Design WorkingFinal, start of the top module:
module WorkingFinal(input clk, input reset, input wire[15:0] mem_rdata, output wire[15:0] mem_addr, output wire[15:0] mem_wdata, output wire mem_we, output wire halt);
Size in the first run: ~3000 cells after synthesis, about 240 flip-flops, about 52 I/O pins, about 24000 um2 of cells after synthesis.
clock: 25.7 ns
lec_check: 0
cap_margin: 20
core_margin: 2
core_utilization: 69
max_routing_layer: met4
place_density: 0.62
slew_margin: 20
tns_end_percent: 5
run.sh (not shown) runs the stock make flow with config.mk's settings and CLKGATE_MAP_FILE=.
The first run produced a layout that fails on negative setup slack.
Rerun with:
- ABC_AREA: not set -> 1
- CTS_CLUSTER_DIAMETER: not set -> 229
- clock period: 25.7 -> 21.0 ns (I/O delays scaled with it)
=> The new run failed in global routing (5_1_grt) with GRT-0232; synthesized cell count grows by 11%; die size went down by 4.6%; synthesized area shrinks by 4.7%.
Rerun with:
- CORE_UTILIZATION: 69 -> 64
- CTS_CLUSTER_DIAMETER: 229 -> not set
- MAX_ROUTING_LAYER: met4 -> not set
- PLACE_DENSITY: 0.62 -> not set
- TNS_END_PERCENT: 5 -> not set
- clock period: 21.0 -> 39.6 ns (I/O delays scaled with it)
=> The new run completed with no timing, DRC or antenna violations. Synthesized cell count stays the same. Die size rises by a little under a tenth. Synthesized area stays the same.
Rerun with:
- CORE_UTILIZATION: 64 -> 71
- clock period: 39.6 -> 36.0 ns (I/O delays scaled with it)
After rerunning:
- The new run passed the timing, design-rule and antenna checks
- critical path depth climbs by 6
- sequential share of layout area hardly moves
- utilization climbs by 6.9 points
- wire length is lower by a few percent
- hold slack gains 0.012 ns
- synthesized cell count stays the same
- design area drops slightly
- global-route usage is higher by 3.5 points
- final cell count falls slightly
Rerun with:
- CORE_UTILIZATION: 71 -> 64
- CTS_CLUSTER_SIZE: not set -> 99
- clock period: 36.0 -> 17.9 ns (I/O delays scaled with it)
Now the flow ended with an error in global routing (5_1_grt).
Synthesized cell count is unchanged.
Die area increases by about 11%.
Synthesized area is unchanged.

== run 1 ==
WorkingFinal again, from the RTL that the note above started with.
Design WorkingFinal, start of the top module:
module WorkingFinal(input clk, input reset, input wire[15:0] mem_rdata, output wire[15:0] mem_addr, output wire[15:0] mem_wdata, output wire mem_we, output wire halt);
make LEC_CHECK=0 ABC_AREA=1 CAP_MARGIN=10 CELL_PAD_IN_SITES_DETAIL_PLACEMENT=0 CELL_PAD_IN_SITES_GLOBAL_PLACEMENT=1 CORE_MARGIN=3 CORE_UTILIZATION=17 CTS_CLUSTER_SIZE=80 GPL_ROUTABILITY_DRIVEN=1 HOLD_SLACK_MARGIN=0.05 MAX_ROUTING_LAYER=met4 MIN_ROUTING_LAYER=met2 PLACE_DENSITY_LB_ADDON=0.23 SLEW_MARGIN=0 finish   # period 28.0 ns
No stage failed in run 1, and the final checks on the layout all came back clean.
Relative to run 1, the following input files were edited for run 2:
==> flow/config.mk <==
export PLATFORM = sky130hd
export DESIGN_NAME = WorkingFinal
export DESIGN_NICKNAME = WorkingFinal
export VERILOG_FILES = /design/flow/design.v
export SDC_FILE = /design/flow/constraint.sdc
export NUM_CORES = 4
export LEC_CHECK = 0
export ABC_AREA = 1
export CAP_MARGIN = 10
export CELL_PAD_IN_SITES_DETAIL_PLACEMENT = 0
export CELL_PAD_IN_SITES_GLOBAL_PLACEMENT = 0
export CORE_MARGIN = 3
export CORE_UTILIZATION = 70
export CTS_CLUSTER_DIAMETER = 342
export CTS_CLUSTER_SIZE = 80
export GPL_ROUTABILITY_DRIVEN = 0
export HOLD_SLACK_MARGIN = 0.05
export MAX_ROUTING_LAYER = met4
export PLACE_DENSITY = 0.6
export SLEW_MARGIN = 40
==> flow/constraint.sdc <==
create_clock -name core_clock -period 24.3 [get_ports {clk}]
set_input_delay 4.8600 -clock core_clock [delete_from_list [all_inputs] [get_ports {clk}]]
set_output_delay 4.8600 -clock core_clock [all_outputs]
set_load 0.01 [all_outputs]
==> results <==
Run 2: it failed during 5_1_grt, and the tool reported GRT-0116.
Cell count after synthesis: run 2 vs run 1 — no meaningful difference
And-or/or-and share of the synthesized area: run 1 vs run 2 identical
From run 1 to run 2 the numbers moved as follows: total placed instance area has increased, die extent in x has decreased, placement-stage worst setup slack has decreased, initial core utilization has increased.
From run 2 to run 1, post-synthesis simple-gate area fraction did not move at all.
Compared to run 1, run 2 was floorplanned on a smaller die.
The following lists how run 3 was set up differently from run 2:
==> flow/config.mk <==
export PLATFORM = sky130hd
export DESIGN_NAME = WorkingFinal
export DESIGN_NICKNAME = WorkingFinal
export VERILOG_FILES = /design/flow/design.v
export SDC_FILE = /design/flow/constraint.sdc
export NUM_CORES = 4
export LEC_CHECK = 0
export ABC_AREA = 0
export CAP_MARGIN = 10
export CELL_PAD_IN_SITES_DETAIL_PLACEMENT = 2
export CELL_PAD_IN_SITES_GLOBAL_PLACEMENT = 1
export CORE_MARGIN = 3
export CORE_UTILIZATION = 17
export CTS_CLUSTER_SIZE = 80
export GPL_ROUTABILITY_DRIVEN = 0
export HOLD_SLACK_MARGIN = 0.05
export PLACE_DENSITY_LB_ADDON = 0.23
export SLEW_MARGIN = 10
==> flow/constraint.sdc <==
create_clock -name core_clock -period 42.7 [get_ports {clk}]
set_input_delay 8.5400 -clock core_clock [delete_from_list [all_inputs] [get_ports {clk}]]
set_output_delay 8.5400 -clock core_clock [all_outputs]
set_load 0.01 [all_outputs]
Findings:
- In summary, run 3 completed successfully, with a layout that passed the timing, design-rule and antenna checks.
- Count of input and output buffers: run 2 vs run 3 identical
- Comparing run 2 and run 3, area fraction in compound gates after synthesis is lower on run 2.
- Run 3: number of resized instances in the post-cts repair step is 226 lower than what run 2 reported.
- Run 2 → run 3: share of the yosys chip area belonging to registers fell 1.2 points, total cell area reported by yosys after synthesis went up 5.0%, synthesized cell count went down 339.
- When the final numbers for run 2 and run 3 were put side by side, the cell total in the yosys stat output turned out to be greater in run 2.
- [run 3 vs run 2] total CTS buffers: higher in run 3
- For core box area, dividing the value from run 3 by the value from run 2 gives 4.4.
- Relative to run 2, pre-CTS worst setup slack increased by 11.28 ns in run 3.
Input-level comparison between run 4 and run 3:
==> flow/config.mk <==
export PLATFORM = sky130hd
export DESIGN_NAME = WorkingFinal
export DESIGN_NICKNAME = WorkingFinal
export VERILOG_FILES = /design/flow/design.v
export SDC_FILE = /design/flow/constraint.sdc
export NUM_CORES = 4
export LEC_CHECK = 0
export CAP_MARGIN = 20
export CORE_MARGIN = 2
export CORE_UTILIZATION = 40
export SLEW_MARGIN = 20
==> flow/constraint.sdc <==
create_clock -name core_clock -period 30.0 [get_ports {clk}]
set_input_delay 6.0000 -clock core_clock [delete_from_list [all_inputs] [get_ports {clk}]]
set_output_delay 6.0000 -clock core_clock [all_outputs]
set_load 0.01 [all_outputs]
### Flow results
Run 4: full flow OK, the timing, design-rule and antenna checks passed. Summary: cell area after layout, run 4 better than run 3. Looking at number of placed instances with taps included, run 4 sits below run 3. Taking run 4 over run 3, the number of design-rule violations left by the first detailed-router iteration ratio works out to 1.5.
Here is what was changed in the inputs of run 5 compared with run 4.
-- flow/config.mk --
<<< run 4, line 8
export CAP_MARGIN = 20
export CORE_MARGIN = 2
export CORE_UTILIZATION = 40
export SLEW_MARGIN = 20
>>> run 5, line 8
export CAP_MARGIN = 20
export CORE_MARGIN = 2
export CORE_UTILIZATION = 63
export MAX_ROUTING_LAYER = met4
export SETUP_SLACK_MARGIN = 5.0
export SLEW_MARGIN = 20
Notes after the runs:
For floorplan core area, dividing the value from run 5 by the value from run 4 gives 0.63. | detailed-placement wirelength estimate | run 5 vs run 4 | better |. Of run 5 and run 4, run 4 shows the lower number of gates given a new drive strength after cts, with run 5 above it. The flow did not stop early for run 4: all stages ran, and the layout cleared the timing, design-rule and antenna checks. Tool error ODB-0269 stopped run 5 during 5_1_grt; no final results. Row clock buffer count from CTS: run 5 higher / run 4 lower.
